### flow/design.v
module Cordic #(parameter MODE = 0, STAGES = 8, WIDTH = 16, PHASE_WIDTH = 19)(
input wire                        in_clk,
input wire                        in_rst,
input wire                        in_enable,
input wire    [WIDTH-1:0]         in_x,
input wire    [WIDTH-1:0]         in_y,
input wire    [PHASE_WIDTH-1:0]   in_phase,
output wire                       out_valid,
output wire   [PHASE_WIDTH-1:0]   out_phase,
output wire   [WIDTH-1:0]         out_x,
output wire   [WIDTH-1:0]         out_y
);
localparam	ROTATIONAL = 0, 
			VECTORING  = 1;
wire signed   [WIDTH:0]         xn [STAGES:0];
wire signed   [WIDTH:0]         yn [STAGES:0];
wire signed   [PHASE_WIDTH-1:0]   zn [STAGES:0];
reg signed  [WIDTH:0]         xn_reg [STAGES:0];
reg signed  [WIDTH:0]         yn_reg [STAGES:0];
reg signed  [PHASE_WIDTH-1:0]   zn_reg [STAGES:0];
reg start;
generate
	if(MODE == ROTATIONAL) begin
reg [WIDTH-1:0] temp_x, temp_y;
reg [PHASE_WIDTH-1:0] temp_z;
always @ (posedge in_clk or negedge in_rst) 
begin
 if(!in_rst) begin
	temp_x <= 'b0;
	temp_y <= 'b0;
	temp_z <= 'b0; 
 end else if (start) begin
	temp_x <= in_x;
	temp_y <= in_y;
	temp_z <= in_phase;
	end
end
wire [PHASE_WIDTH-1:0] half_pi = 19'h19220;
wire [PHASE_WIDTH-1:0] z_limit = 19'h1b333;
reg [WIDTH-1:0] adjusted_x, adjusted_y;
reg [PHASE_WIDTH-1:0] adjusted_z;
always @ (*) 
begin
	if(temp_z[PHASE_WIDTH-1] == 1'b0 && temp_z > z_limit) begin
		adjusted_x = ~temp_y + 'b1;
		adjusted_y = temp_x;
		adjusted_z = temp_z - half_pi;
	end 
	else if(temp_z[PHASE_WIDTH-1] == 1'b1 && (~temp_z+19'b1) > z_limit) begin
		adjusted_x = temp_y;
		adjusted_y = ~temp_x + 'b1;
		adjusted_z = temp_z + half_pi;
	end 
	else begin
		adjusted_x = temp_x;
		adjusted_y = temp_y;
		adjusted_z = temp_z;
	end
end
assign xn[0] = {adjusted_x[WIDTH-1], adjusted_x};
assign yn[0] = {adjusted_y[WIDTH-1], adjusted_y};
assign zn[0] = adjusted_z;
end else if(MODE == VECTORING) begin
assign xn[0] = {in_x[WIDTH-1], in_x};
assign yn[0] = {in_y[WIDTH-1], in_y};
assign zn[0] = 'b0;
end
endgenerate
generate 
genvar i;
	if(MODE == ROTATIONAL) begin
for(i=0; i<STAGES; i=i+1) begin
  assign xn[i+1] = (zn_reg[i][PHASE_WIDTH-1] == 1'b0) ? xn_reg[i]-(yn_reg[i]>>>i)   : xn_reg[i]+(yn_reg[i]>>>i);
  assign yn[i+1] = (zn_reg[i][PHASE_WIDTH-1] == 1'b0) ? yn_reg[i]+(xn_reg[i]>>>i)   : yn_reg[i]-(xn_reg[i]>>>i);
  assign zn[i+1] = (zn_reg[i][PHASE_WIDTH-1] == 1'b0) ? zn_reg[i]-arctangent(i) : zn_reg[i]+arctangent(i);
end
end else if(MODE == VECTORING) begin
for(i=0; i<STAGES; i=i+1) begin
  assign xn[i+1] = (yn_reg[i][WIDTH] == 1'b1) ? xn_reg[i]-(yn_reg[i]>>>i)   : xn_reg[i]+(yn_reg[i]>>>i);
  assign yn[i+1] = (yn_reg[i][WIDTH] == 1'b1) ? yn_reg[i]+(xn_reg[i]>>>i)   : yn_reg[i]-(xn_reg[i]>>>i);
  assign zn[i+1] = (yn_reg[i][WIDTH] == 1'b1) ? zn_reg[i]-arctangent(i) : zn_reg[i]+arctangent(i);
end
end
endgenerate
always @ (posedge in_clk or negedge in_rst)
	if(!in_rst)
		start <= 1'b0;
	else
		start <= in_enable;
reg [STAGES+2:0] valid_reg;	
for(i=0; i<=STAGES; i=i+1) begin
  always @ (posedge in_clk or negedge in_rst)
    if(!in_rst)begin
      xn_reg[i] <= 'b0;
      yn_reg[i] <= 'b0;
      zn_reg[i] <= 'b0;    
    end
    else if(valid_reg[i+1]) begin
      xn_reg[i] <= xn[i];
      yn_reg[i] <= yn[i];
      zn_reg[i] <= zn[i];
    end
end
wire signed [15:0] k = 18'h009B7;
wire signed [31:0] scaled_x = xn_reg[STAGES] * k;
wire signed [31:0] scaled_y = yn_reg[STAGES] * k;
assign out_x = scaled_x[27:12];
assign out_y = scaled_y[27:12];
assign out_phase = zn_reg[STAGES];
always@(posedge in_clk or negedge in_rst)
begin
  if(!in_rst)
    valid_reg <= 'b0;
  else
    valid_reg <= {valid_reg[STAGES+1:0], in_enable};
end
assign out_valid = valid_reg[STAGES+2];
function [18:0] arctangent;
  input [3:0] i;
  begin
    case (i)
    0 : arctangent = 19'b000_1100100100001111;  
    1 : arctangent = 19'b000_0111011010110001;  
    2 : arctangent = 19'b000_0011111010110110;  
    3 : arctangent = 19'b000_0001111111010101;  
    4 : arctangent = 19'b000_0000111111111010;  
    5 : arctangent = 19'b000_0000011111111111;  
    6 : arctangent = 19'b000_0000001111111111;  
    7 : arctangent = 19'b000_0000000111111111;  
    8 : arctangent = 19'b000_0000000011111111;  
    9 : arctangent = 19'b000_0000000001111111;  
    10: arctangent = 19'b000_0000000000111111;  
    11: arctangent = 19'b000_0000000000011111;  
    12: arctangent = 19'b000_0000000000001111;  
    13: arctangent = 19'b000_0000000000000111;  
    14: arctangent = 19'b000_0000000000000011;  
    15: arctangent = 19'b000_0000000000000001;  
    default: arctangent = 19'b000_0000000000000000;  
    endcase
  end
endfunction
endmodule
### flow/run.sh
#!/bin/bash
# the make line also repeats each setting of config.mk as NAME=value (left out here)
make -C /OpenROAD-flow-scripts/flow DESIGN_CONFIG=/design/flow/config.mk WORK_HOME=/design/flow/orfs CLKGATE_MAP_FILE= finish
### flow/config.mk
export PLATFORM = sky130hd
export DESIGN_NAME = Cordic
export DESIGN_NICKNAME = Cordic
export VERILOG_FILES = /design/flow/design.v
export SDC_FILE = /design/flow/constraint.sdc
export NUM_CORES = 4
export LEC_CHECK = 0
export CAP_MARGIN = 0
export CELL_PAD_IN_SITES_DETAIL_PLACEMENT = 0
export CORE_MARGIN = 2
export CORE_UTILIZATION = 64
export CTS_CLUSTER_DIAMETER = 203
export GPL_TIMING_DRIVEN = 0
export MAX_ROUTING_LAYER = met4
export MIN_ROUTING_LAYER = met2
export PLACE_DENSITY_LB_ADDON = 0.09
export SETUP_SLACK_MARGIN = 1.43
export SLEW_MARGIN = 40
export TNS_END_PERCENT = 40
### flow/constraint.sdc
create_clock -name core_clock -period 6.36 [get_ports {in_clk}]
set_input_delay 1.2720 -clock core_clock [delete_from_list [all_inputs] [get_ports {in_clk}]]
set_output_delay 1.2720 -clock core_clock [all_outputs]
set_load 0.01 [all_outputs]
==> results.sh, run 1 <==
# physical design summary
export IMPL_yosys_warnings=4
export IMPL_relSlewSlack_pct=42.04
export IMPL_r2r_slack_ns=1.62
export IMPL_dr_first_iter_drc_count=11570
export IMPL_crit_family="adder cells"
export IMPL_cp_slowest_cell="fa_1"
export IMPL_dpl_hpwl_um=103100
export IMPL_hold_path_class="reg -> reg"
export IMPL_syn_area_um2=50880
export IMPL_rr_endpoint="xn_reg[3][16]"
export IMPL_tightestPinTransition_ns=0.8615
export IMPL_failed_checks="setup timing"
export IMPL_ys_sh_adder_pct=22.52
export IMPL_rsz0062_at_grt="true"
export IMPL_firstDrtPassIters=31
export IMPL_synthArstFlopShare_pct=100.0
export IMPL_antenna_found_initial=0
export IMPL_drt_total_wl_um=133900
export IMPL_crit_chain="ha_4 > inv_2 > fa_2 > fa_1 > inv_1 > fa_1 > inv_2 > fa_2 > inv_2 > ha_4 > a2111oi_4 > o21ai_1 > o21a_1 > a311o_1 > o31a_1 > and4_1 > or4_4 > a41o_4 > buf_6 > o41ai_4 > xor2_1 > buf_4 > buf_6"
export IMPL_fin_cells=6873
export IMPL_path_clk_slew_ns=0.06
export IMPL_top_area_cell="dfrtp_1"
export IMPL_vias=58100
export IMPL_finalNetCount=6629
export IMPL_port_buffers=105
export IMPL_placed_area_um2=53530
export IMPL_synth_flops=536
export IMPL_synth_area_yosys_um2=50880
export IMPL_die_w_um=286.0
export IMPL_cp_start_kind="flop"
export IMPL_setup_tns_ns=-26.39
export IMPL_ant_nets=0
export IMPL_cp_depth=23
export IMPL_cp_startpoint="xn_reg[8][7]"
export IMPL_grt_pass1_vias=61810
export IMPL_ys_cells=5567
export IMPL_core_area_um2=78870
export IMPL_gp_congestion=0.9934
export IMPL_fin_crit_sh_pct=128.0
export IMPL_fmax_mhz=122.9
export IMPL_fin_ws_ns=-1.780
export IMPL_fin_crit_ns=8.140
export IMPL_min_to="valid_reg[5]"
export IMPL_cts_hold_buf=0
export IMPL_mux_area_share_pct=7.754
export IMPL_yosysMostFrequentCell="ha_1"
export IMPL_cpPeakStageDelay_ns=0.54
export IMPL_hold_start="valid_reg[4]"
export IMPL_required_ns=5.09
export IMPL_globalRoute_totalOverflow=0
export IMPL_nFillCells=6204
export IMPL_initCoreUtil_pct=64.51
export IMPL_grt_max_degree=75
export IMPL_yosys_area_share_aoi_pct=16.15
export IMPL_die_h_um=286.0
export IMPL_placed_cells_incl_taps=6730
export IMPL_grt_use_total_pct=50.46
export IMPL_rows=103
export IMPL_cp_arrival_ns=6.87
export IMPL_cts_tree="built"
export IMPL_clock_latency_ns=0.68
export IMPL_synth_cells=5567
export IMPL_synth_main_ff_cell="dfrtp_1"
export IMPL_endpoint_kind="output port"
export IMPL_yosysTopAreaCellShare_pct=26.36
export IMPL_finClkSkew_ns=0.04146
export IMPL_syn_area_per_cell_um2=9.139
export IMPL_cts_buffers=59
export IMPL_final_cell_area_um2=56240
export IMPL_outcome="failed layout checks"
export IMPL_top_cells_by_count="599 x ha_1, 557 x inv_1, 536 x dfrtp_1, 411 x a21oi_1, 363 x nor2_1"
export IMPL_htree_num_levels=2
export IMPL_area_leaders="dfrtp_1 26%, ha_1 15%, fa_1 7.8%"
export IMPL_clockRootBuffer="clkbuf_16"
export IMPL_drv_slew=0
export IMPL_ys_sh_simple_pct=12.39
export IMPL_cp_common_cell="inv_2"
export IMPL_chip_area_um2=81770
export IMPL_route_detailed_drc=0
export IMPL_hold_viol_final=0
export IMPL_viasPerCell=8.453
export IMPL_endpoint="out_x[15]"
export IMPL_cap_violations=0
export IMPL_syn2layout_area_growth_pct=10.54
export IMPL_edf_count=0
export IMPL_crit_buf_inv=7
export IMPL_syn_nets=6418
export IMPL_topCombFamilyByArea="adder cells"
export IMPL_ys_seq_share_pct=26.36
export IMPL_worstPathMaxFanout=5
export IMPL_finalSetupViolations=31
export IMPL_worstSetupPathType="reg -> out"
export IMPL_wl_per_cell_um=19.48
export IMPL_grt_pass1_wl_um=215300
export IMPL_tool_warnings=78
export IMPL_min_path_cells=0
export IMPL_num_io_pins=106
export IMPL_synth_cell_type_count=82
export IMPL_ys_sh_xor_pct=8.951
export IMPL_timing_rr_start="zn_reg[2][18]"
export IMPL_cts_sinks=536
export IMPL_r2r_cells=15
export IMPL_cts_max_path_buffers=3
==> what timing repair did <==
item / in CTS / in global routing
setup endpoints to repair: 37 / 48
pin swaps: 43 / 31
setup buffers: 26 / 11
resized: 124 / 68
==> per-stage QoR <==
step	worst slack, ns	utilization, %	hold slack, ns
2_1_floorplan	-0.6816	-	0.3519
3_3_place_gp	-22.15	67.57	0.3574
3_5_place_dp	-1.791	67.87	0.3600
4_1_cts	-1.758	70.95	0.3736
5_1_grt	-1.958	71.30	0.3777
6_report	-1.780	71.31	0.3752
==> layout make-up <==
| type | count | area, um^2 | area share (%) |
|---|---|---|---|
| Multi-Input combinational cell | 4269 | 34850 | 61.96 |
| Tap cell | 1050 | 1314 | 2.336 |
| Timing Repair Buffer | 150 | 1593 | 2.832 |
| Clock buffer | 77 | 1664 | 2.959 |
| Buffer | 202 | 904.6 | 1.609 |
| Antenna cell | 1 | 2.502 | 0.004450 |
| Sequential cell | 536 | 13430 | 23.88 |
| Inverter | 560 | 2107 | 3.747 |
| Clock inverter | 28 | 375.4 | 0.6674 |
==> layer usage <==
metal	vias to the layer above	part of all wire, %	global-route usage (%)
met1	20850	0	-
li1	19720	-	-
met5	-	0	-
met3	2072	36	57.81
met4	0	12	10.97
met2	15460	52	63.18
==> run 2, diff against run 1 <==
ABC_AREA = 1   (was not set)
CAP_MARGIN = 5   (was 0)
CELL_PAD_IN_SITES_DETAIL_PLACEMENT = not set   (was 0)
CORE_UTILIZATION = 72   (was 64)
CTS_CLUSTER_DIAMETER = 370   (was 203)
GPL_TIMING_DRIVEN = not set   (was 0)
HOLD_SLACK_MARGIN = -0.1   (was not set)
MAX_ROUTING_LAYER = not set   (was met4)
MIN_ROUTING_LAYER = not set   (was met2)
PLACE_DENSITY = 0.64   (was not set)
PLACE_DENSITY_LB_ADDON = not set   (was 0.09)
SETUP_SLACK_MARGIN = -0.45   (was 1.43)
SLEW_MARGIN = 20   (was 40)
TNS_END_PERCENT = not set   (was 40)
clock period = 5.58 ns   (was 6.36 ns; I/O delays follow)
==> results.sh, run 2 <==
# physical design summary
export IMPL_r2r_cells=10
export IMPL_syn_area_um2=52350
export IMPL_synth_cells=7006
export IMPL_antennaDiodeCount=0
export IMPL_ant_nets=0
export IMPL_final_cell_area_um2=58850
export IMPL_antenna_found_initial=0
export IMPL_ys_seq_share_pct=25.62
export IMPL_route_detailed_drc=0
export IMPL_cts_max_path_buffers=3
export IMPL_top_area_cell="dfrtp_1"
export IMPL_worstPathMaxFanout=5
export IMPL_fin_crit_ns=6.747
export IMPL_drv_slew=0
export IMPL_vias=49380
export IMPL_initCoreUtil_pct=72.99
export IMPL_yosys_warnings=4
export IMPL_ys_sh_xor_pct=8.013
export IMPL_cts_hold_buf=0
export IMPL_cpPeakStageDelay_ns=0.76
export IMPL_mux_area_share_pct=0
export IMPL_grt_use_total_pct=37.60
export IMPL_wl_per_cell_um=17.75
export IMPL_fmax_mhz=148.2
export IMPL_rr_endpoint="xn_reg[8][9]"
export IMPL_cts_buffers=58
export IMPL_core_area_um2=71730
export IMPL_dr_first_iter_drc_count=4412
export IMPL_ys_cells=7006
export IMPL_grt_pass1_vias=48240
export IMPL_port_buffers=105
export IMPL_cap_violations=0
export IMPL_finalNetCount=8091
export IMPL_num_io_pins=106
export IMPL_relSlewSlack_pct=25.62
export IMPL_cp_common_cell="fa_1"
export IMPL_die_h_um=273.7
export IMPL_ys_sh_adder_pct=21.89
export IMPL_fin_cells=8231
export IMPL_hold_start="zn_reg[8][16]"
export IMPL_path_clk_slew_ns=0.06
export IMPL_crit_buf_inv=5
export IMPL_crit_chain="ha_4 > inv_4 > fa_1 > fa_1 > inv_2 > fa_1 > inv_2 > fa_1 > inv_2 > ha_4 > nand4_1 > nor2_2 > nand2_1 > o211ai_1 > nand2_1 > o311ai_4 > xnor2_1 > buf_2"
export IMPL_hold_path_class="reg -> reg"
export IMPL_nFillCells=4629
export IMPL_synth_main_ff_cell="dfrtp_1"
export IMPL_die_w_um=273.7
export IMPL_rsz0062_at_grt="true"
export IMPL_fin_ws_ns=-1.167
export IMPL_cp_start_kind="flop"
export IMPL_yosys_area_share_aoi_pct=15.42
export IMPL_tool_warnings=85
export IMPL_firstDrtPassIters=6
export IMPL_syn_area_per_cell_um2=7.473
export IMPL_synthArstFlopShare_pct=100.0
export IMPL_clock_latency_ns=0.66
export IMPL_outcome="failed layout checks"
export IMPL_yosysMostFrequentCell="nand2_1"
export IMPL_ys_sh_simple_pct=20.28
export IMPL_grt_pass1_wl_um=233700
export IMPL_drt_total_wl_um=146100
export IMPL_synth_area_yosys_um2=52350
export IMPL_finalSetupViolations=32
export IMPL_dp_slack_ns=-0.8131
export IMPL_edf_count=0
export IMPL_crit_family="adder cells"
export IMPL_top_cells_by_count="1510 x nand2_1, 960 x inv_1, 682 x o21ai_0, 599 x ha_1, 536 x dfrtp_1"
export IMPL_cp_arrival_ns=5.63
export IMPL_fin_crit_sh_pct=120.9
export IMPL_finClkSkew_ns=0.04133
export IMPL_yosysTopAreaCellShare_pct=25.62
export IMPL_dpl_hpwl_um=105000
export IMPL_topCombFamilyByArea="adder cells"
export IMPL_globalRoute_totalOverflow=0
export IMPL_gp_congestion=0.9636
export IMPL_min_path_cells=2
export IMPL_cts_sinks=536
export IMPL_endpoint="out_x[15]"
export IMPL_synth_flops=536
export IMPL_cts_tree="built"
export IMPL_rows=98
export IMPL_timing_rr_start="zn_reg[7][18]"
export IMPL_clockRootBuffer="clkbuf_16"
export IMPL_synth_cell_type_count=55
export IMPL_required_ns=4.46
export IMPL_cp_depth=18
export IMPL_area_leaders="dfrtp_1 26%, ha_1 14%, nand2_1 11%"
export IMPL_cp_slowest_cell="fa_1"
export IMPL_endpoint_kind="output port"
export IMPL_placed_cells_incl_taps=8091
export IMPL_worstSetupPathType="reg -> out"
export IMPL_cp_startpoint="xn_reg[8][8]"
export IMPL_timing_hold_ws_ns=0.4790
export IMPL_grt_max_degree=120
export IMPL_hold_viol_final=0
export IMPL_chip_area_um2=74890
export IMPL_failed_checks="setup timing"
export IMPL_placed_area_um2=55480
export IMPL_tightestPinTransition_ns=1.116
export IMPL_r2r_slack_ns=1.07
export IMPL_min_to="zn_reg[8][16]"
export IMPL_viasPerCell=5.999
export IMPL_htree_num_levels=2
export IMPL_syn_nets=7857
export IMPL_syn2layout_area_growth_pct=12.40
==> run 2: repair_timing <==
| action | in CTS | in global routing |
|---|---|---|
| resized | 336 | 92 |
| pin swaps | 173 | 94 |
| endpoints found under the setup margin | 32 | 32 |
| setup buffers | 40 | 27 |
| hold endpoints to repair | 0 | 0 |
==> run 2: stage by stage <==
stage	utilization [%]	setup TNS [ns]
after detailed placement	77.35	-18.27
after global placement	77.35	-14.41
after global routing	82.04	-29.62
final	82.04	-24.93
after CTS	81.45	-15.60
after floorplan	-	-0.08765
==> run 2: area by class of cell <==
type | count | area (um^2) | area share (%)
Timing Repair Buffer | 383 | 3065 | 5.209
Multi-Input combinational cell | 5293 | 35590 | 60.48
Clock buffer | 78 | 1627 | 2.764
Sequential cell | 536 | 13450 | 22.85
Clock inverter | 23 | 275.3 | 0.4678
Inverter | 968 | 3656 | 6.213
Tap cell | 950 | 1189 | 2.020
==> run 2: metal layers <==
| layer | wire length (um) | GRT usage (%) | vias up |
|---|---|---|---|
| met2 | 71590 | 66.67 | 2015 |
| li1 | - | - | 23500 |
| met5 | 0 | 0 | - |
| met3 | 9452 | 4.333 | 519 |
| met4 | 6315 | 13.43 | 0 |
| met1 | 58750 | 47.28 | 23340 |
==> run 3, diff against run 2 <==
ABC_AREA = not set   (was 1)
CAP_MARGIN = 10   (was 5)
CELL_PAD_IN_SITES_DETAIL_PLACEMENT = 0   (was not set)
CORE_UTILIZATION = 68   (was 72)
CTS_CLUSTER_DIAMETER = not set   (was 370)
HOLD_SLACK_MARGIN = not set   (was -0.1)
MIN_ROUTING_LAYER = met1   (was not set)
PLACE_DENSITY = not set   (was 0.64)
PLACE_DENSITY_LB_ADDON = 0.09   (was not set)
SETUP_SLACK_MARGIN = -0.63   (was -0.45)
clock period = 6.36 ns   (was 5.58 ns; I/O delays follow)
==> results.sh, run 3 <==
# physical design summary
export IMPL_synth_main_ff_cell="dfrtp_1"
export IMPL_htree_num_levels=3
export IMPL_viasPerCell=5.991
export IMPL_mux_area_share_pct=7.754
export IMPL_topCombFamilyByArea="adder cells"
export IMPL_hold_viol_final=0
export IMPL_grt_pass1_vias=40850
export IMPL_dr_first_iter_drc_count=2158
export IMPL_fmax_mhz=130.9
export IMPL_route_detailed_drc=0
export IMPL_die_h_um=277.5
export IMPL_synth_area_yosys_um2=50880
export IMPL_crit_buf_inv=6
export IMPL_seq_area_um2=13430
export IMPL_min_path_cells=2
export IMPL_cts_buffers=66
export IMPL_grt_max_degree=148
export IMPL_clockRootBuffer="clkbuf_16"
export IMPL_tool_warnings=82
export IMPL_cp_arrival_ns=6.36
export IMPL_synth_cells=5567
export IMPL_r2r_slack_ns=1.84
export IMPL_grt_pass1_wl_um=199800
export IMPL_fin_crit_ns=7.637
export IMPL_ys_sh_simple_pct=12.39
export IMPL_ys_sh_xor_pct=8.951
export IMPL_cts_tree="built"
export IMPL_drt_total_wl_um=118700
export IMPL_crit_chain="ha_4 > inv_2 > fa_1 > fa_1 > inv_1 > fa_1 > inv_2 > fa_2 > inv_1 > ha_4 > a2111oi_4 > o21ai_1 > o21a_1 > a311o_1 > o31a_1 > and4_4 > or4_4 > a41o_1 > buf_6 > o22a_1 > xor2_1 > buf_2"
export IMPL_min_to="zn_reg[8][13]"
export IMPL_rr_endpoint="xn_reg[0][5]"
export IMPL_port_buffers=105
export IMPL_cpPeakStageDelay_ns=0.54
export IMPL_top_cells_by_count="599 x ha_1, 557 x inv_1, 536 x dfrtp_1, 411 x a21oi_1, 363 x nor2_1"
export IMPL_synthArstFlopShare_pct=100.0
export IMPL_cp_depth=22
export IMPL_cts_hold_buf=0
export IMPL_cap_violations=0
export IMPL_drv_slew=0
export IMPL_ant_nets=0
export IMPL_clock_latency_ns=0.62
export IMPL_crit_family="adder cells"
export IMPL_initCoreUtil_pct=68.57
export IMPL_gp_congestion=0.9132
export IMPL_firstDrtPassIters=6
export IMPL_vias=40590
export IMPL_syn2layout_area_growth_pct=10.87
export IMPL_core_area_um2=74200
export IMPL_worstPathMaxFanout=3
export IMPL_failed_checks="setup timing"
export IMPL_cp_common_cell="fa_1"
export IMPL_die_w_um=277.5
export IMPL_edf_count=0
export IMPL_ys_seq_share_pct=26.36
export IMPL_finalNetCount=6604
export IMPL_timing_rr_start="genblk1.temp_z[0]"
export IMPL_yosys_area_share_aoi_pct=16.15
export IMPL_worstSetupPathType="reg -> out"
export IMPL_fin_ws_ns=-1.277
export IMPL_endpoint_kind="output port"
export IMPL_yosys_warnings=4
export IMPL_chip_area_um2=77030
export IMPL_rows=100
export IMPL_logic_area_um2=34710
export IMPL_required_ns=5.09
export IMPL_globalRoute_totalOverflow=0
export IMPL_endpoint="out_x[14]"
export IMPL_fin_crit_sh_pct=120.1
export IMPL_nFillCells=5494
export IMPL_relSlewSlack_pct=34.09
export IMPL_finalSetupViolations=32
export IMPL_cts_sinks=536
export IMPL_synth_flops=536
export IMPL_rsz0062_at_grt="true"
export IMPL_r2r_cells=13
export IMPL_path_clk_slew_ns=0.06
export IMPL_outcome="failed layout checks"
export IMPL_wl_per_cell_um=17.51
export IMPL_finClkSkew_ns=0.03214
export IMPL_yosysMostFrequentCell="ha_1"
export IMPL_num_io_pins=106
export IMPL_grt_use_total_pct=31.05
export IMPL_area_leaders="dfrtp_1 26%, ha_1 15%, fa_1 7.8%"
export IMPL_syn_area_per_cell_um2=9.139
export IMPL_timing_hold_ws_ns=0.4797
export IMPL_cp_startpoint="xn_reg[8][8]"
export IMPL_dpl_hpwl_um=91830
export IMPL_syn_nets=6418
export IMPL_tightestPinTransition_ns=0.9886
export IMPL_ys_cells=5567
export IMPL_ys_sh_adder_pct=22.52
export IMPL_top_area_cell="dfrtp_1"
export IMPL_synth_cell_type_count=82
export IMPL_hold_start="zn_reg[8][13]"
export IMPL_cp_slowest_cell="or4_4"
export IMPL_cp_start_kind="flop"
export IMPL_antennaDiodeCount=0
export IMPL_antenna_found_initial=0
export IMPL_hold_path_class="reg -> reg"
export IMPL_yosysTopAreaCellShare_pct=26.36
export IMPL_syn_area_um2=50880
export IMPL_cts_max_path_buffers=3
-- run 3: final cells by class --
class,instances,share of cell area (%)
flip-flops and latches,536,23.81
inverters,560,3.726
clock buffers,87,3.247
clock inverters,34,0.9072
repair buffers,320,4.638
well taps,969,2.149
multi-input cells,4269,61.53
-- run 3: what timing repair did --
item,4_1_cts,5_1_grt
setup buffers,10,13
endpoints found under the setup margin,27,26
hold endpoints to repair,0,0
pin swaps,46,39
resized,103,38
-- run 3: metal layers --
layer  track usage (%)  wire length [um]
met4             9.508              3130
met5                 0                 0
met2             56.47             60780
met3             3.099              3826
met1             38.87             50920
-- run 3: stage by stage --
step	cells	TNS [ns]	setup slack, ns	cell area (um^2)	util (%)
floorplan	5567	-2.687	-0.6820	50910	-
global route	6775	-25.36	-1.481	56410	76.03
detailed placement	6646	-15.03	-1.308	53900	72.64
finish	6775	-18.39	-1.277	56410	76.03
global placement	6646	-13.76	-1.235	53900	72.64
CTS	6775	-22.41	-1.430	56370	75.97
==> run 4, diff against run 3 <==
ABC_AREA = 0   (was not set)
CAP_MARGIN = 20   (was 10)
CELL_PAD_IN_SITES_DETAIL_PLACEMENT = not set   (was 0)
CELL_PAD_IN_SITES_GLOBAL_PLACEMENT = 2   (was not set)
CORE_ASPECT_RATIO = 0.99   (was not set)
CORE_MARGIN = 6   (was 2)
CORE_UTILIZATION = 24   (was 68)
CTS_CLUSTER_DIAMETER = 292   (was not set)
GPL_TIMING_DRIVEN = 0   (was not set)
MAX_ROUTING_LAYER = met4   (was not set)
MIN_ROUTING_LAYER = not set   (was met1)
PLACE_DENSITY_LB_ADDON = not set   (was 0.09)
SETUP_SLACK_MARGIN = 2.14   (was -0.63)
SLEW_MARGIN = 30   (was 20)
clock period = 11.8 ns   (was 6.36 ns; I/O delays follow)
==> results.sh, run 4 <==
# physical design summary
export IMPL_outcome="finished clean"
export IMPL_antennaDiodeCount=0
export IMPL_htree_num_levels=3
export IMPL_yosysMostFrequentCell="ha_1"
export IMPL_cp_common_cell="fa_1"
export IMPL_antenna_found_initial=1
export IMPL_synth_area_yosys_um2=50880
export IMPL_grt_use_total_pct=13.78
export IMPL_required_ns=9.44
export IMPL_cap_violations=0
export IMPL_ys_sh_xor_pct=8.951
export IMPL_hold_start="valid_reg[5]"
export IMPL_worstPathMaxFanout=4
export IMPL_seq_area_um2=13420
export IMPL_grt_pass1_vias=41270
export IMPL_nFillCells=22540
export IMPL_synth_main_ff_cell="dfrtp_1"
export IMPL_syn_area_um2=50880
export IMPL_edf_count=0
export IMPL_grt_max_degree=79
export IMPL_fin_ws_ns=2.389
export IMPL_tool_warnings=76
export IMPL_hold_viol_final=0
export IMPL_clockRootBuffer="clkbuf_16"
export IMPL_final_cell_area_um2=58440
export IMPL_fin_cells=8613
export IMPL_syn2layout_area_growth_pct=14.87
export IMPL_ys_sh_adder_pct=22.52
export IMPL_min_path_cells=0
export IMPL_path_clk_slew_ns=0.06
export IMPL_cts_tree="built"
export IMPL_synth_cell_type_count=82
export IMPL_dpl_hpwl_um=125500
export IMPL_synth_flops=536
export IMPL_viasPerCell=4.635
export IMPL_gp_congestion=0.8313
export IMPL_final_util_pct=27.83
export IMPL_cts_sinks=536
export IMPL_wl_per_cell_um=17.65
export IMPL_area_leaders="dfrtp_1 26%, ha_1 15%, fa_1 7.8%"
export IMPL_core_area_um2=210000
export IMPL_r2r_slack_ns=6.35
export IMPL_endpoint_kind="output port"
export IMPL_synthArstFlopShare_pct=100.0
export IMPL_finalNetCount=6618
export IMPL_port_buffers=105
export IMPL_dr_first_iter_drc_count=1728
export IMPL_crit_chain="ha_1 > inv_1 > fa_1 > inv_1 > fa_1 > fa_1 > fa_2 > ha_4 > a2111oi_4 > o21ai_1 > o21a_1 > a311o_1 > o31a_1 > and4_1 > or4_4 > a41o_4 > o41ai_2 > xor2_1 > buf_4 > dlygate4sd2_1"
export IMPL_logic_area_um2=34550
export IMPL_tightestPinTransition_ns=0.9328
export IMPL_clock_latency_ns=0.67
export IMPL_cpPeakStageDelay_ns=0.58
export IMPL_cp_startpoint="xn_reg[8][8]"
export IMPL_top_area_cell="dfrtp_1"
export IMPL_cts_max_path_buffers=3
export IMPL_synth_cells=5567
export IMPL_finalSetupViolations=0
export IMPL_num_io_pins=106
export IMPL_placed_area_um2=55650
export IMPL_drt_total_wl_um=152000
export IMPL_fin_crit_sh_pct=79.76
export IMPL_mux_area_share_pct=7.754
export IMPL_r2r_cells=14
export IMPL_ys_seq_share_pct=26.36
export IMPL_fmax_mhz=106.3
export IMPL_placed_cells_incl_taps=8468
export IMPL_endpoint="out_x[15]"
export IMPL_cts_buffers=76
export IMPL_timing_rr_start="zn_reg[1][18]"
export IMPL_die_h_um=470.1
export IMPL_crit_family="adder cells"
export IMPL_timing_hold_ws_ns=0.3695
export IMPL_finClkSkew_ns=0.03655
export IMPL_dp_slack_ns=2.414
export IMPL_syn_nets=6418
export IMPL_crit_buf_inv=4
export IMPL_initCoreUtil_pct=24.23
export IMPL_rsz0062_at_grt="true"
export IMPL_topCombFamilyByArea="adder cells"
export IMPL_firstDrtPassIters=5
export IMPL_yosysTopAreaCellShare_pct=26.36
export IMPL_cp_start_kind="flop"
export IMPL_min_to="valid_reg[6]"
export IMPL_grt_pass1_wl_um=241700
export IMPL_drv_slew=0
export IMPL_die_w_um=474.8
export IMPL_yosys_warnings=4
export IMPL_fin_crit_ns=9.411
export IMPL_cp_arrival_ns=7.05
export IMPL_vias=39920
export IMPL_route_detailed_drc=0
export IMPL_worstSetupPathType="reg -> out"
export IMPL_cp_depth=20
export IMPL_ys_sh_simple_pct=12.39
export IMPL_rows=167
export IMPL_ant_nets=0
export IMPL_yosys_area_share_aoi_pct=16.15
export IMPL_top_cells_by_count="599 x ha_1, 557 x inv_1, 536 x dfrtp_1, 411 x a21oi_1, 363 x nor2_1"
export IMPL_globalRoute_totalOverflow=0
export IMPL_chip_area_um2=223200
export IMPL_hold_path_class="reg -> reg"
export IMPL_syn_area_per_cell_um2=9.139
export IMPL_rr_endpoint="zn_reg[2][17]"
export IMPL_ys_cells=5567
export IMPL_relSlewSlack_pct=37.81
export IMPL_cp_slowest_cell="fa_2"
## run 4: metal layers
layer	global-route usage (%)	share of wire, %
met5	-	0
met4	2.803	2.0
met3	1.457	2.1
met2	23.79	49
met1	17.54	47
## run 4: repair_timing
item	4_1_cts	5_1_grt
setup buffers	6	2
setup endpoints to repair	5	5
pin swaps	6	3
gates resized	10	3
hold buffers	0	0
## run 4: cell type report
class / count / share of cell area (%)
well taps: 2788 / 5.969
clock buffers: 112 / 3.903
inverters: 560 / 3.597
plain buffers: 202 / 1.522
repair buffers: 122 / 2.299
clock inverters: 24 / 0.6422
flip-flops and latches: 536 / 22.96
multi-input cells: 4269 / 59.11
## run 4: per-stage QoR
stage,setup TNS (ns)
6_report,0
5_1_grt,0
4_1_cts,0
3_5_place_dp,0
3_3_place_gp,-9369.11
2_1_floorplan,0
==> run 5, diff against run 4 <==
ABC_AREA = 1   (was 0)
CAP_MARGIN = 5   (was 20)
CELL_PAD_IN_SITES_GLOBAL_PLACEMENT = not set   (was 2)
CORE_ASPECT_RATIO = not set   (was 0.99)
CORE_MARGIN = 2   (was 6)
CORE_UTILIZATION = 72   (was 24)
CTS_CLUSTER_DIAMETER = 278   (was 292)
GPL_TIMING_DRIVEN = not set   (was 0)
MAX_ROUTING_LAYER = not set   (was met4)
SETUP_SLACK_MARGIN = not set   (was 2.14)
SLEW_MARGIN = 20   (was 30)
clock period = 5.66 ns   (was 11.8 ns; I/O delays follow)
==> results.sh, run 5 <==
# physical design summary
export IMPL_finClkSkew_ns=0.04449
export IMPL_dpl_hpwl_um=108000
export IMPL_syn_area_um2=52350
export IMPL_vias=50840
export IMPL_top_cells_by_count="1510 x nand2_1, 960 x inv_1, 682 x o21ai_0, 599 x ha_1, 536 x dfrtp_1"
export IMPL_chip_area_um2=74890
export IMPL_grt_util_met3_pct=5.140
export IMPL_path_clk_slew_ns=0.07
export IMPL_hold_start="zn_reg[8][16]"
export IMPL_met1_usage_pct=48.79
export IMPL_crit_buf_inv=6
export IMPL_drt_total_wl_um=156200
export IMPL_cp_startpoint="xn_reg[8][6]"
export IMPL_syn2layout_area_growth_pct=13.13
export IMPL_required_ns=4.53
export IMPL_cp_arrival_ns=5.89
export IMPL_top_usage_layer="met2"
export IMPL_cp_start_kind="flop"
export IMPL_ys_sh_adder_pct=21.89
export IMPL_wl_per_cell_um=18.89
export IMPL_yosysTopAreaCellShare_pct=25.62
export IMPL_tool_warnings=88
export IMPL_fin_ws_ns=-1.364
export IMPL_firstDrtPassIters=8
export IMPL_outcome="failed layout checks"
export IMPL_hold_path_class="reg -> reg"
export IMPL_cts_max_path_buffers=3
export IMPL_die_h_um=273.7
export IMPL_timing_hold_ws_ns=0.4826
export IMPL_yosys_area_share_aoi_pct=15.42
export IMPL_synth_cell_type_count=55
export IMPL_synth_main_ff_cell="dfrtp_1"
export IMPL_gp_congestion=0.9568
export IMPL_ys_seq_share_pct=25.62
export IMPL_cts_sinks=536
export IMPL_fmax_mhz=142.4
export IMPL_setup_tns_ns=-36.00
export IMPL_crit_family="adder cells"
export IMPL_ant_nets=0
export IMPL_globalRoute_totalOverflow=0
export IMPL_fin_crit_ns=7.024
export IMPL_synth_cells=7006
export IMPL_cpPeakStageDelay_ns=0.69
export IMPL_worstPathMaxFanout=4
export IMPL_cp_depth=20
export IMPL_antenna_found_initial=5
export IMPL_min_to="zn_reg[8][16]"
export IMPL_port_buffers=105
export IMPL_crit_chain="ha_1 > fa_1 > inv_1 > fa_1 > inv_2 > fa_1 > inv_2 > fa_1 > inv_2 > ha_4 > nand2_4 > nor2_4 > inv_2 > nor3_4 > nand2_2 > o211ai_1 > nand2_1 > o31ai_2 > xor2_1 > buf_2"
export IMPL_clock_latency_ns=0.67
export IMPL_syn_area_per_cell_um2=7.473
export IMPL_mux_area_share_pct=0
export IMPL_rsz0062_at_grt="true"
export IMPL_grt_use_total_pct=39.36
export IMPL_fin_crit_sh_pct=124.1
export IMPL_seq_area_um2=13440
export IMPL_nFillCells=4504
export IMPL_hold_viol_final=0
export IMPL_viasPerCell=6.147
export IMPL_cts_buffers=61
export IMPL_area_leaders="dfrtp_1 26%, ha_1 14%, nand2_1 11%"
export IMPL_worstSetupPathType="reg -> out"
export IMPL_failed_checks="setup timing"
export IMPL_ys_sh_simple_pct=20.28
export IMPL_topCombFamilyByArea="adder cells"
export IMPL_htree_num_levels=2
export IMPL_clockRootBuffer="clkbuf_16"
export IMPL_cts_tree="built"
export IMPL_final_util_pct=82.57
export IMPL_r2r_slack_ns=1.20
export IMPL_grtUsageMet2_pct=68.64
export IMPL_relSlewSlack_pct=26.25
export IMPL_placed_area_um2=55440
export IMPL_top_area_cell="dfrtp_1"
export IMPL_final_cell_area_um2=59230
export IMPL_grt_pass1_wl_um=244400
export IMPL_grt_pass1_vias=50200
export IMPL_timing_rr_start="zn_reg[7][18]"
export IMPL_syn_nets=7857
export IMPL_core_area_um2=71730
export IMPL_grt_max_degree=110
export IMPL_drv_slew=0
export IMPL_endpoint_kind="output port"
export IMPL_initCoreUtil_pct=72.99
export IMPL_route_detailed_drc=0
export IMPL_tightestPinTransition_ns=1.105
export IMPL_rr_endpoint="yn_reg[8][13]"
export IMPL_synth_area_yosys_um2=52350
export IMPL_ys_sh_xor_pct=8.013
export IMPL_dr_first_iter_drc_count=4788
export IMPL_ys_cells=7006
export IMPL_cp_slowest_cell="fa_1"
export IMPL_synthArstFlopShare_pct=100.0
export IMPL_num_io_pins=106
export IMPL_yosysMostFrequentCell="nand2_1"
export IMPL_endpoint="out_x[12]"
export IMPL_finalNetCount=8121
export IMPL_logic_area_um2=35530
export IMPL_die_w_um=273.7
export IMPL_rows=98
export IMPL_r2r_cells=14
export IMPL_yosys_warnings=4
export IMPL_edf_count=0
export IMPL_synth_flops=536
export IMPL_finalSetupViolations=32
export IMPL_min_path_cells=2
export IMPL_cap_violations=0
## run 5: final cells by class
cell class	instances	share of cell area [%]
tap	950	2.007
timing repair buffer	410	5.636
inverter	968	6.167
clock buffer	82	2.896
antenna	2	0.008450
multi-input combinational	5293	59.99
clock inverter	29	0.6000
sequential	536	22.69
## run 5: repair_timing
action / 4_1_cts / 5_1_grt
endpoints found under the setup margin: 32 / 32
setup buffers: 46 / 33
hold buffers: 0 / 0
gates resized: 332 / 117
pin swaps: 112 / 92
## run 5: layer usage
| layer | wire length, um | share of wire [%] | up-vias |
|---|---|---|---|
| li1 | - | - | 23560 |
| met1 | 60330 | 39 | 23990 |
| met2 | 74840 | 48 | 2511 |
| met3 | 11880 | 7.6 | 773 |
| met4 | 9105 | 5.8 | 6 |
| met5 | 39 | 0.025 | - |
## run 5: through the flow
stage,cells,setup slack (ns)
6_report,8270,-1.364
5_1_grt,8268,-1.502
4_1_cts,8239,-0.7272
3_5_place_dp,8087,-0.7493
3_3_place_gp,8087,-0.6274
2_1_floorplan,7006,0.02793
==> run 6, diff against run 5 <==
ABC_AREA = not set   (was 1)
CAP_MARGIN = 20   (was 5)
CORE_UTILIZATION = 64   (was 72)
CTS_CLUSTER_DIAMETER = not set   (was 278)
CTS_CLUSTER_SIZE = 97   (was not set)
clock period = 7.93 ns   (was 5.66 ns; I/O delays follow)
==> results.sh, run 6 <==
# physical design summary
export IMPL_mux_area_share_pct=7.754
export IMPL_cp_slowest_cell="fa_1"
export IMPL_ys_sh_simple_pct=12.39
export IMPL_cts_buffers=67
export IMPL_fin_crit_sh_pct=102.4
export IMPL_yosys_area_share_aoi_pct=16.15
export IMPL_rows=103
export IMPL_yosysMostFrequentCell="ha_1"
export IMPL_finClkSkew_ns=0.02466
export IMPL_wl_met3_um=3687
export IMPL_timing_rr_start="genblk1.temp_z[5]"
export IMPL_die_w_um=286.0
export IMPL_cpPeakStageDelay_ns=0.57
export IMPL_fin_ws_ns=-0.1881
export IMPL_hold_path_class="reg -> reg"
export IMPL_r2r_cells=13
export IMPL_dr_first_iter_drc_count=1933
export IMPL_die_h_um=286.0
export IMPL_cap_violations=0
export IMPL_failed_checks="setup timing"
export IMPL_edf_count=0
export IMPL_synth_area_yosys_um2=50880
export IMPL_top_area_cell="dfrtp_1"
export IMPL_cts_sinks=536
export IMPL_globalRoute_totalOverflow=0
export IMPL_top_layer_used="met4"
export IMPL_worstPathMaxFanout=3
export IMPL_clock_latency_ns=0.62
export IMPL_syn_nets=6418
export IMPL_wl_per_cell_um=17.41
export IMPL_chip_area_um2=81770
export IMPL_ys_cells=5567
export IMPL_timing_hold_ws_ns=0.4780
export IMPL_htree_num_levels=3
export IMPL_topCombFamilyByArea="adder cells"
export IMPL_endpoint="out_x[13]"
export IMPL_hold_viol_final=0
export IMPL_cp_arrival_ns=6.53
export IMPL_synth_flops=536
export IMPL_vias=39560
export IMPL_rsz0062_at_grt="true"
export IMPL_clockRootBuffer="clkbuf_16"
export IMPL_synth_main_ff_cell="dfrtp_1"
export IMPL_worstSetupPathType="reg -> out"
export IMPL_cts_tree="built"
export IMPL_synthArstFlopShare_pct=100.0
export IMPL_crit_buf_inv=5
export IMPL_tool_warnings=85
export IMPL_route_detailed_drc=0
export IMPL_grt_pass1_wl_um=196200
export IMPL_finalNetCount=6464
export IMPL_initCoreUtil_pct=64.51
export IMPL_finalSetupViolations=4
export IMPL_drt_total_wl_um=116900
export IMPL_tightestPinTransition_ns=0.9650
export IMPL_synth_cell_type_count=82
export IMPL_fin_crit_ns=8.118
export IMPL_cp_depth=21
export IMPL_syn2layout_area_growth_pct=9.111
export IMPL_syn_area_um2=50880
export IMPL_yosys_warnings=4
export IMPL_top_cells_by_count="599 x ha_1, 557 x inv_1, 536 x dfrtp_1, 411 x a21oi_1, 363 x nor2_1"
export IMPL_dr_wl_met2_um=58690
export IMPL_ys_seq_share_pct=26.36
export IMPL_dpl_hpwl_um=91500
export IMPL_ant_nets=0
export IMPL_area_leaders="dfrtp_1 26%, ha_1 15%, fa_1 7.8%"
export IMPL_outcome="failed layout checks"
export IMPL_min_path_cells=2
export IMPL_r2r_slack_ns=3.57
export IMPL_yosysTopAreaCellShare_pct=26.36
export IMPL_crit_chain="ha_4 > inv_2 > fa_1 > inv_1 > fa_1 > fa_1 > fa_1 > ha_4 > a2111oi_4 > o21ai_1 > o21a_1 > a311o_1 > o31a_1 > and4_4 > or4_4 > a41o_1 > buf_6 > buf_6 > nor2_4 > xnor2_2 > buf_2"
export IMPL_drv_slew=0
export IMPL_num_io_pins=106
export IMPL_required_ns=6.34
export IMPL_grt_pass1_vias=39350
export IMPL_final_util_pct=70.39
export IMPL_antenna_found_initial=3
export IMPL_ys_sh_xor_pct=8.951
export IMPL_cp_common_cell="fa_1"
export IMPL_grt_max_degree=155
export IMPL_cp_start_kind="flop"
export IMPL_endpoint_kind="output port"
export IMPL_syn_area_per_cell_um2=9.139
export IMPL_crit_family="adder cells"
export IMPL_hold_start="zn_reg[8][16]"
export IMPL_path_clk_slew_ns=0.06
export IMPL_cp_startpoint="xn_reg[8][8]"
export IMPL_min_to="zn_reg[8][16]"
export IMPL_wl_met1_um=51480
export IMPL_gp_congestion=0.9242
export IMPL_relSlewSlack_pct=35.07
export IMPL_fmax_mhz=123.2
export IMPL_port_buffers=105
export IMPL_firstDrtPassIters=7
export IMPL_rr_endpoint="xn_reg[0][14]"
export IMPL_viasPerCell=5.890
export IMPL_synth_cells=5567
export IMPL_grt_use_total_pct=28.93
export IMPL_cts_max_path_buffers=3
export IMPL_core_area_um2=78870
export IMPL_ys_sh_adder_pct=22.52
==> run 6: metal layers <==
metal,global-route usage [%],vias to the layer above
met1,37.08,19110
li1,-,19630
met4,8.613,0
met3,3.030,184
met2,51.61,642
met5,0,-
==> run 6: through the flow <==
step | setup WS [ns] | TNS (ns) | cells | instance area [um^2]
6_report | -0.1881 | -0.5901 | 6716 | 55510
3_5_place_dp | -0.1674 | -0.3873 | 6583 | 52870
3_3_place_gp | -0.1517 | -0.3459 | 6583 | 52870
2_1_floorplan | 0.4222 | 0 | 5567 | 50880
5_1_grt | -0.3936 | -1.671 | 6715 | 55510
4_1_cts | -0.2511 | -0.7449 | 6709 | 55340
==> run 6: final cells by class <==
cell class / instances / area [um^2]
repair buffers: 179 / 1619
inverters: 560 / 2102
fillers: 6279 / 23360
flip-flops and latches: 536 / 13430
clock inverters: 30 / 499.2
diodes: 1 / 2.502
multi-input cells: 4269 / 34630
clock buffers: 91 / 1921
well taps: 1050 / 1314
==> run 6: what timing repair did <==
| action | CTS | global route |
|---|---|---|
| buffers inserted | 5 | 6 |
| hold buffers | 0 | 0 |
| pin swaps | 16 | 13 |
| endpoints found under the setup margin | 15 | 17 |
| gates resized | 34 | 42 |
==> run 7, diff against run 6 <==
CAP_MARGIN = 10   (was 20)
CELL_PAD_IN_SITES_DETAIL_PLACEMENT = 0   (was not set)
CORE_UTILIZATION = 72   (was 64)
CTS_CLUSTER_SIZE = not set   (was 97)
MAX_ROUTING_LAYER = met4   (was not set)
MIN_ROUTING_LAYER = met1   (was not set)
PLACE_DENSITY_LB_ADDON = 0.09   (was not set)
SETUP_SLACK_MARGIN = 0.99   (was not set)
clock period = 6.36 ns   (was 7.93 ns; I/O delays follow)
==> results.sh, run 7 <==
# physical design summary
export IMPL_outcome="failed layout checks"
export IMPL_failed_checks="setup timing"
export IMPL_logic_area_um2=34850
export IMPL_cap_violations=0
export IMPL_hold_path_class="reg -> reg"
export IMPL_gp_congestion=0.9334
export IMPL_chip_area_um2=72810
export IMPL_yosys_warnings=4
export IMPL_ys_seq_share_pct=26.36
export IMPL_placed_cells_incl_taps=6598
export IMPL_required_ns=5.09
export IMPL_rows=97
export IMPL_hold_start="zn_reg[8][13]"
export IMPL_fin_crit_ns=7.785
export IMPL_endpoint_kind="output port"
export IMPL_die_h_um=269.8
export IMPL_fin_crit_sh_pct=122.4
export IMPL_crit_family="adder cells"
export IMPL_r2r_cells=13
export IMPL_core_area_um2=70030
export IMPL_dp_slack_ns=-1.330
export IMPL_drv_slew=0
export IMPL_tool_warnings=86
export IMPL_edf_count=0
export IMPL_grt_max_degree=135
export IMPL_cts_sinks=536
export IMPL_min_path_cells=2
export IMPL_fin_ws_ns=-1.425
export IMPL_min_to="zn_reg[8][13]"
export IMPL_worstSetupPathType="reg -> out"
export IMPL_endpoint="out_x[15]"
export IMPL_cp_startpoint="xn_reg[8][8]"
export IMPL_ant_nets=0
export IMPL_viasPerCell=6.062
export IMPL_dpl_hpwl_um=91960
export IMPL_initCoreUtil_pct=72.65
export IMPL_area_leaders="dfrtp_1 26%, ha_1 15%, fa_1 7.8%"
export IMPL_wl_per_cell_um=17.68
export IMPL_cts_tree="built"
export IMPL_yosysMostFrequentCell="ha_1"
export IMPL_grt_use_total_pct=33.57
export IMPL_syn_area_um2=50880
export IMPL_cp_arrival_ns=6.51
export IMPL_nFillCells=4823
export IMPL_syn_area_per_cell_um2=9.139
export IMPL_cp_common_cell="inv_2"
export IMPL_synth_cells=5567
export IMPL_yosysTopAreaCellShare_pct=26.36
export IMPL_final_util_pct=80.12
export IMPL_top_area_cell="dfrtp_1"
export IMPL_synth_main_ff_cell="dfrtp_1"
export IMPL_synth_flops=536
export IMPL_cts_buffers=58
export IMPL_crit_chain="buf_6 > ha_4 > inv_2 > fa_1 > fa_1 > inv_2 > fa_2 > inv_2 > fa_2 > inv_2 > ha_4 > a2111oi_4 > o21ai_1 > o21a_1 > a311o_1 > o31a_1 > and4_1 > or4_4 > a41o_4 > o41ai_4 > xor2_1 > buf_2"
export IMPL_mux_area_share_pct=7.754
export IMPL_ys_cells=5567
export IMPL_fmax_mhz=128.5
export IMPL_finalNetCount=6591
export IMPL_rr_endpoint="zn_reg[8][14]"
export IMPL_rsz0062_at_grt="true"
export IMPL_yosys_area_share_aoi_pct=16.15
export IMPL_vias=40780
export IMPL_clockRootBuffer="clkbuf_16"
export IMPL_antenna_found_initial=0
export IMPL_cp_start_kind="flop"
export IMPL_die_w_um=269.8
export IMPL_htree_num_levels=2
export IMPL_hold_viol_final=0
export IMPL_fin_cells=6727
export IMPL_timing_rr_start="zn_reg[7][18]"
export IMPL_dr_first_iter_drc_count=2094
export IMPL_crit_buf_inv=6
export IMPL_globalRoute_totalOverflow=0
export IMPL_topCombFamilyByArea="adder cells"
export IMPL_top_cells_by_count="599 x ha_1, 557 x inv_1, 536 x dfrtp_1, 411 x a21oi_1, 363 x nor2_1"
export IMPL_ys_sh_simple_pct=12.39
export IMPL_drt_total_wl_um=118900
export IMPL_relSlewSlack_pct=38.55
export IMPL_finClkSkew_ns=0.02619
export IMPL_ys_sh_xor_pct=8.951
export IMPL_cp_slowest_cell="fa_2"
export IMPL_seq_area_um2=13440
export IMPL_synthArstFlopShare_pct=100.0
export IMPL_cts_hold_buf=0
export IMPL_port_buffers=105
export IMPL_firstDrtPassIters=6
export IMPL_finalSetupViolations=30
export IMPL_synth_area_yosys_um2=50880
export IMPL_antennaDiodeCount=0
export IMPL_tightestPinTransition_ns=0.9218
export IMPL_clock_latency_ns=0.63
export IMPL_r2r_slack_ns=2.02
export IMPL_worstPathMaxFanout=3
export IMPL_path_clk_slew_ns=0.06
export IMPL_synth_cell_type_count=82
export IMPL_syn_nets=6418
export IMPL_num_io_pins=106
export IMPL_cpPeakStageDelay_ns=0.53
export IMPL_cp_depth=22
export IMPL_route_detailed_drc=0
export IMPL_grt_pass1_vias=40730
export IMPL_cts_max_path_buffers=3
export IMPL_grt_pass1_wl_um=199000
export IMPL_ys_sh_adder_pct=22.52
export IMPL_syn2layout_area_growth_pct=10.27
## run 7: routing by layer
| metal | part of all wire [%] | up-vias | GRT usage (%) |
|---|---|---|---|
| met5 | 0 | - | - |
| met4 | 3.2 | 0 | 10.07 |
| met3 | 3.3 | 258 | 2.996 |
| met2 | 52 | 799 | 60.18 |
| met1 | 42 | 19860 | 40.19 |
| li1 | - | 19870 | - |
## run 7: layout make-up
type / instances / share of cell area, %
multi-input combinational: 4269 / 62.11
clock buffer: 78 / 2.935
inverter: 560 / 3.751
tap: 940 / 2.096
clock inverter: 29 / 0.5820
timing repair buffer: 315 / 4.578
sequential: 536 / 23.95
## run 7: timing repair
item                                    in CTS  in global routing
endpoints found under the setup margin      32                 32
pin swaps                                   43                 49
gates resized                              155                 51
setup buffers                               13                  9
## run 7: stage by stage
| step | TNS [ns] | hold slack [ns] | cell area, um^2 |
|---|---|---|---|
| finish | -19.77 | 0.4744 | 56110 |
| global route | -25.12 | 0.4952 | 56110 |
| CTS | -20.58 | 0.4802 | 55780 |
| detailed placement | -12.36 | 0.4615 | 53750 |
| global placement | -11.19 | 0.4657 | 53750 |
| floorplan | -2.565 | 0.3519 | 50940 |
==> run 8, diff against run 7 <==
ABC_AREA = 0   (was not set)
CAP_MARGIN = 20   (was 10)
CELL_PAD_IN_SITES_DETAIL_PLACEMENT = not set   (was 0)
CORE_ASPECT_RATIO = 0.99   (was not set)
CORE_UTILIZATION = 40   (was 72)
CTS_CLUSTER_DIAMETER = 292   (was not set)
MAX_ROUTING_LAYER = not set   (was met4)
MIN_ROUTING_LAYER = not set   (was met1)
PLACE_DENSITY_LB_ADDON = not set   (was 0.09)
SETUP_SLACK_MARGIN = 2.14   (was 0.99)
clock period = 9.0 ns   (was 6.36 ns; I/O delays follow)
==> results.sh, run 8 <==
# physical design summary
export IMPL_synth_flops=536
export IMPL_cp_slowest_cell="fa_2"
export IMPL_finalNetCount=6460
export IMPL_cpPeakStageDelay_ns=0.53
export IMPL_vias=38870
export IMPL_rows=130
export IMPL_nFillCells=12410
export IMPL_grt_pass1_vias=38860
export IMPL_drv_slew=0
export IMPL_finalSetupViolations=0
export IMPL_rr_endpoint="xn_reg[2][15]"
export IMPL_num_io_pins=106
export IMPL_gp_congestion=0.8781
export IMPL_htree_num_levels=3
export IMPL_hold_viol_final=0
export IMPL_cp_startpoint="xn_reg[8][7]"
export IMPL_cap_violations=0
export IMPL_r2r_slack_ns=4.59
export IMPL_cts_hold_buf=0
export IMPL_hold_path_class="reg -> reg"
export IMPL_yosys_area_share_aoi_pct=16.15
export IMPL_core_area_um2=126500
export IMPL_edf_count=0
export IMPL_dpl_hpwl_um=90730
export IMPL_cts_tree="built"
export IMPL_globalRoute_totalOverflow=0
export IMPL_tightestPinTransition_ns=1.020
export IMPL_synth_main_ff_cell="dfrtp_1"
export IMPL_top_cells_by_count="599 x ha_1, 557 x inv_1, 536 x dfrtp_1, 411 x a21oi_1, 363 x nor2_1"
export IMPL_fin_cells=7315
export IMPL_cp_arrival_ns=6.50
export IMPL_top_area_cell="dfrtp_1"
export IMPL_grt_use_total_pct=17.68
export IMPL_worstSetupPathType="reg -> out"
export IMPL_outcome="finished clean"
export IMPL_chip_area_um2=130100
export IMPL_cts_sinks=536
export IMPL_syn_area_per_cell_um2=9.139
export IMPL_die_h_um=358.9
export IMPL_crit_chain="ha_4 > inv_2 > fa_1 > fa_1 > inv_1 > fa_1 > inv_2 > fa_2 > inv_2 > ha_4 > a2111oi_4 > o21ai_1 > o21a_1 > a311o_1 > o31a_1 > and4_1 > or4_4 > a41o_1 > buf_6 > o22a_1 > xor2_1 > buf_2"
export IMPL_path_clk_slew_ns=0.06
export IMPL_cts_max_path_buffers=3
export IMPL_synthArstFlopShare_pct=100.0
export IMPL_yosysTopAreaCellShare_pct=26.36
export IMPL_synth_cell_type_count=82
export IMPL_fin_crit_ns=8.300
export IMPL_cts_buffers=71
export IMPL_ys_sh_adder_pct=22.52
export IMPL_antennaDiodeCount=0
export IMPL_fmax_mhz=120.5
export IMPL_finClkSkew_ns=0.01766
export IMPL_area_leaders="dfrtp_1 26%, ha_1 15%, fa_1 7.8%"
export IMPL_crit_family="adder cells"
export IMPL_ys_cells=5567
export IMPL_antenna_found_initial=0
export IMPL_ant_nets=0
export IMPL_ys_sh_xor_pct=8.951
export IMPL_viasPerCell=5.313
export IMPL_ys_sh_simple_pct=12.39
export IMPL_initCoreUtil_pct=40.21
export IMPL_required_ns=7.20
export IMPL_clockRootBuffer="clkbuf_16"
export IMPL_drt_total_wl_um=115200
export IMPL_worstPathMaxFanout=4
export IMPL_grt_pass1_wl_um=195200
export IMPL_crit_buf_inv=6
export IMPL_r2r_cells=13
export IMPL_relSlewSlack_pct=31.38
export IMPL_cp_start_kind="flop"
export IMPL_topCombFamilyByArea="adder cells"
export IMPL_syn_area_um2=50880
export IMPL_min_path_cells=2
export IMPL_timing_hold_ws_ns=0.4819
export IMPL_endpoint_kind="output port"
export IMPL_syn2layout_area_growth_pct=10.55
export IMPL_die_w_um=362.4
export IMPL_min_to="zn_reg[8][13]"
export IMPL_synth_cells=5567
export IMPL_timing_rr_start="yn_reg[1][5]"
export IMPL_firstDrtPassIters=5
export IMPL_wl_per_cell_um=15.75
export IMPL_yosysMostFrequentCell="ha_1"
export IMPL_hold_start="zn_reg[8][13]"
export IMPL_mux_area_share_pct=7.754
export IMPL_dr_first_iter_drc_count=1732
export IMPL_yosys_warnings=4
export IMPL_ys_seq_share_pct=26.36
export IMPL_tool_warnings=84
export IMPL_rsz0062_at_grt="true"
export IMPL_placed_cells_incl_taps=7148
export IMPL_cp_depth=22
export IMPL_fin_crit_sh_pct=92.22
export IMPL_route_detailed_drc=0
export IMPL_syn_nets=6418
export IMPL_setup_tns_ns=0
export IMPL_synth_area_yosys_um2=50880
export IMPL_port_buffers=105
export IMPL_endpoint="out_x[14]"
export IMPL_clock_latency_ns=0.62
export IMPL_grt_max_degree=137
==> run 8: what timing repair did <==
item                                    CTS  global route
gates cloned                              0             0
pin swaps                                36            34
gates resized                           166            33
setup buffers                            26            12
endpoints found under the setup margin   32            32
==> run 8: final cells by class <==
cell class                      count  area, um^2  share of cell area [%]
Clock buffer                      107        2117                   3.764
Clock inverter                     22       316.6                  0.5628
Inverter                          560        2105                   3.741
Multi-Input combinational cell   4269       34740                   61.76
Sequential cell                   536       13440                   23.89
Tap cell                         1650        2064                   3.670
Timing Repair Buffer              171        1470                   2.614
==> run 8: routing by layer <==
| metal | vias up | global-route usage [%] | wire, um |
|---|---|---|---|
| met3 | 151 | 2.043 | 2848 |
| met5 | - | 0 | 0 |
| met4 | 0 | 4.101 | 2467 |
| li1 | 19610 | - | - |
| met2 | 438 | 32.05 | 57740 |
| met1 | 18670 | 22.29 | 52190 |
==> run 8: per-stage QoR <==
stage | worst slack [ns] | utilization (%) | area [um^2]
detailed placement | 0.5592 | 42.21 | 53420
CTS | 0.6335 | 44.31 | 56070
finish | 0.7000 | 44.45 | 56250
global placement | 0.6291 | 42.19 | 53390
global route | 0.4818 | 44.45 | 56250
floorplan | 1.430 | - | 50920
